// saw2sin
module saw2sin
( input  var        i_clk
, input  var [15:0] i_saw
, output var [15:0] o_sin
);
For scale: ~6,100 cells after synthesis, ~16 flip-flops, ~44,000 µm² of cells after synthesis.
clock: 95.9 ns
lec_check: 0
cap_margin: 20
cell_pad_in_sites_detail_placement: 1
cell_pad_in_sites_global_placement: 3
core_margin: 2
core_utilization: 54
cts_cluster_size: 57
place_density_lb_addon: 0.17
setup_slack_margin: -2.0
slew_margin: 20
run.sh (not shown) runs the stock make flow with config.mk's settings and CLKGATE_MAP_FILE=.
The baseline never finished: it broke off in global placement without I/O.
Rerun with:
CELL_PAD_IN_SITES_DETAIL_PLACEMENT = not set   (was 1)
CELL_PAD_IN_SITES_GLOBAL_PLACEMENT = not set   (was 3)
CORE_UTILIZATION = 40   (was 54)
CTS_CLUSTER_SIZE = not set   (was 57)
PLACE_DENSITY_LB_ADDON = not set   (was 0.17)
SETUP_SLACK_MARGIN = not set   (was -2.0)
clock period = 70.0 ns   (was 95.9 ns; I/O delays follow)
Now the flow produced a clean layout; synthesized cell count is unchanged; synthesized area does not change; die area is higher by 34%.
Rerun with:
CORE_ASPECT_RATIO = 1.21   (was not set)
CORE_MARGIN = 7   (was 2)
CORE_UTILIZATION = 72   (was 40)
CTS_CLUSTER_DIAMETER = 330   (was not set)
CTS_CLUSTER_SIZE = 95   (was not set)
PLACE_DENSITY = 0.79   (was not set)
TNS_END_PERCENT = 5   (was not set)
What happened: The new run finished with timing, DRC and antenna clean. Global-route usage goes up by 12 points. Area after synthesis stays the same. Worst setup slack loses 0.94 ns. Maximum frequency goes down by 1.4%. Wire length goes down by 1.9%.

Starting RTL as in the previous note.
export LEC_CHECK = 0
export ABC_AREA = 1
export CAP_MARGIN = 20
export CORE_ASPECT_RATIO = 1.33
export CORE_MARGIN = 2
export CORE_UTILIZATION = 72
export CTS_CLUSTER_DIAMETER = 312
export CTS_CLUSTER_SIZE = 92
export SETUP_SLACK_MARGIN = 3.88
export SLEW_MARGIN = 20
export TNS_END_PERCENT = 5
create_clock -name core_clock -period 19.9 [get_ports {i_clk}]
The first run failed in detailed placement, error DPL-0038.
Then changed:
ABC_AREA = unset   (was 1)
CORE_ASPECT_RATIO = unset   (was 1.33)
CORE_UTILIZATION = 57   (was 72)
CTS_CLUSTER_DIAMETER = unset   (was 312)
CTS_CLUSTER_SIZE = unset   (was 92)
SETUP_SLACK_MARGIN = unset   (was 3.88)
clock period = 57.4 ns   (was 19.9 ns; I/O delays follow)
With this change the flow produced a layout that fails on setup timing.
Die area rises by 25%.
Synthesized cell count falls by 11%.
Area after synthesis falls by 0.65%.
Then changed:
CORE_UTILIZATION = 58   (was 57)
CTS_CLUSTER_SIZE = 83   (was unset)
MAX_ROUTING_LAYER = met4   (was unset)
clock period = 58.5 ns   (was 57.4 ns; I/O delays follow)
After rerunning: The new run completed, yet does not pass: setup timing. Wire length came out lower by 1.2%. Via count came out lower by 1.4%. Critical path depth came out lower by 24. Synthesized cell count does not change. Core utilization came out lower by 0.35 points.
Then changed:
CORE_UTILIZATION = 9   (was 58)
CTS_CLUSTER_SIZE = unset   (was 83)
MAX_ROUTING_LAYER = unset   (was met4)
TNS_END_PERCENT = unset   (was 5)
clock period = 78.7 ns   (was 58.5 ns; I/O delays follow)
Outcome:
- This time the run completed with no timing, DRC or antenna violations
- sequential cell count is unchanged
- non-clock buffer count falls by 2427
- first-iteration DRC count falls by 39%
- hold slack improved by 3900 ps
- final area falls by 21%
- global-route usage falls by 34 points
- worst setup slack improved by 8900 ps
- count of clock-buffer cells in the layout rises by 1
- core utilization falls by 77 points
- cell count rises by about 32%
Then changed:
CORE_UTILIZATION = 66   (was 9)
MAX_ROUTING_LAYER = met4   (was unset)
TNS_END_PERCENT = 5   (was unset)
clock period = 62.6 ns   (was 78.7 ns; I/O delays follow)
The changed run finished with setup timing left.
Cell area climbs by 4.7%.
Worst setup slack is worse by 5300 ps.
Then changed:
CORE_UTILIZATION = 57   (was 66)
MAX_ROUTING_LAYER = unset   (was met4)
TNS_END_PERCENT = unset   (was 5)
clock period = 57.4 ns   (was 62.6 ns; I/O delays follow)
Result:
- The changed run aborted during global routing with GRT-0232
- synthesized cell count does not change
- area after synthesis stays the same
- die size grows by 16%
